== job 101 ==
Design my_chip, start of the top module:
module my_chip (
    input logic [11:0] io_in,  
    output logic [11:0] io_out,  
    input logic clock,
    input logic reset  
);
export LEC_CHECK = 0
export ABC_AREA = 1
export CAP_MARGIN = 20
export CORE_ASPECT_RATIO = 1.39
export CORE_MARGIN = 2
export CORE_UTILIZATION = 72
export CTS_CLUSTER_DIAMETER = 346
export CTS_CLUSTER_SIZE = 11
export HOLD_SLACK_MARGIN = 0.12
export PLACE_DENSITY = 0.37
export SETUP_SLACK_MARGIN = 1.02
export SLEW_MARGIN = 20
export TNS_END_PERCENT = 5
create_clock -name core_clock -period 6.77 [get_ports {clock}]
run.sh (not shown) runs the stock make flow with config.mk's settings and CLKGATE_MAP_FILE=.
Here is what was changed in the inputs of job 102 compared with job 101.
Settings: clearing CORE_ASPECT_RATIO, which used to be 1.39; clearing SETUP_SLACK_MARGIN, which used to be 1.02; clearing HOLD_SLACK_MARGIN, which used to be 0.12; clearing CTS_CLUSTER_DIAMETER, which used to be 346; clearing TNS_END_PERCENT, which used to be 5; clearing CTS_CLUSTER_SIZE, which used to be 11; swapping 6.77 for 2.59 in the clock period (ns, I/O delays scaled along).
Findings:
The layout from job 102, despite a flow that completed every stage, fails the layout checks, with the failing checks listed as setup timing. Job 101 completed end to end with timing, DRC and antenna clean. Diff job 101 and job 102: number of global-route vias before repair lower in job 101. Job 101 -> job 102: power drawn by the clock network increased by more than 100%. Data-path buffer share of cell area in the final layout for job 102 is higher than for job 101.
Here is what was changed in the inputs of job 103 compared with job 102.
Settings: SETUP_SLACK_MARGIN newly set to -0.26; TNS_END_PERCENT newly set to 5; PLACE_DENSITY removed (was 0.37).
[summary]
Of the two values seen for start point of the critical path, chipInterface_inst.inst_OTP_generator.lfsr[3]$_DFFE_PP1P_ was produced by job 103 and chipInterface_inst.inst_OTP_generator.lfsr[2]$_DFFE_PP1P_ by job 102. Job 103 vs job 102: non-clock buffer count down by more than 10%. STATUS run=job 103 STAGES=ALL_DONE FINAL_CHECKS=FAILED CAUSE=setup timing. Per the comparison of job 103 with job 102, combinational gate area was more or less identical; final cell count fell 8; worst endpoint data arrival time went up; switching power as a share of total power climbed 0.44 points. Job 103 vs job 102 on power in combinational cells: job 103 is the higher one. Job 102 leaves more setup margin than job 103. Any difference in total leakage power between job 102 and job 103 is small enough to ignore. Job 103 — maximum achievable frequency 3.5% lower, job 102 as reference. Diff job 103..job 102 | total count of max-transition violations in the final report | unchanged. Job 103 vs job 102 — via count of the first global-routing pass dropped 398.

* * *

build 66:
my_chip again, from the RTL that the note above started with.
Settings: LEC_CHECK=0, ABC_AREA=1, CAP_MARGIN=20, CORE_MARGIN=2, CORE_UTILIZATION=72, CTS_CLUSTER_DIAMETER=27, CTS_CLUSTER_SIZE=40, PLACE_DENSITY_LB_ADDON=0.19, SETUP_SLACK_MARGIN=0.8, SLEW_MARGIN=0; clock period 3.54 ns.
From the logs: build 66 reached the end of the flow and failed the layout checks with setup timing.
Here is what was changed in the inputs of build 63 compared with build 66.
- PLACE_DENSITY_LB_ADDON removed (was 0.19)
- SLEW_MARGIN changed from 0 to 20
- CTS_CLUSTER_SIZE changed from 40 to 97
- CTS_CLUSTER_DIAMETER removed (was 27)
- SETUP_SLACK_MARGIN removed (was 0.8)
- the clock period (ns, I/O delays scaled along) changed from 3.54 to 2.45
Build 63 finished all stages; however, its layout fails the closing checks, the failures being setup timing. Taking build 66 as the reference, in build 63 number of vias after detailed routing now larger; wire length shows an increase of 14%; Yosys chip area closely matched the old numbers; via count of the first global-routing pass went up; non-clock buffer count went up.
Input changes introduced in build 89 (baseline for comparison: build 63):
- ABC_AREA no longer set, was 1
- CTS_CLUSTER_SIZE no longer set, was 97
- CORE_UTILIZATION now 18, was 72
- the clock period (ns, I/O delays scaled along) now 15.3, was 2.45
--- outcome ---
- Build 89: full flow OK, the timing, DRC and antenna checks passed
- The layout from build 63, despite a flow that completed every stage, fails the layout checks, with the failing checks listed as setup timing.
- Re core occupancy in the finished layout: build 89 is 65 points down on build 63.
- Min total power across build 63 and build 89: build 89
- Row setup slack: build 89 higher / build 63 lower
The following lists how build 72 was set up differently from build 89:
- CORE_UTILIZATION changed from 18 to 40
- the clock period (ns, I/O delays scaled along) changed from 15.3 to 10.0
[summary]
- The least setup slack across all paths after layout number comes out lower for build 72 vs build 89.
- Summary of build 72 over build 89: via count has decreased; cell depth of the worst setup path has decreased; total wire length has decreased; count of mapped cells out of synthesis has remained practically unchanged; met1 track demand over resource in global routing has increased.
- Number of cell instances after yosys synthesis came out exactly the same in build 89 and build 72.
- Comparing build 89 and build 72, arrival time of the worst setup path is higher on build 89.
- met1 as the global-route layer with the greatest usage was reported by build 72, and met2 by build 89.
Power and IR drop assume default switching activity.
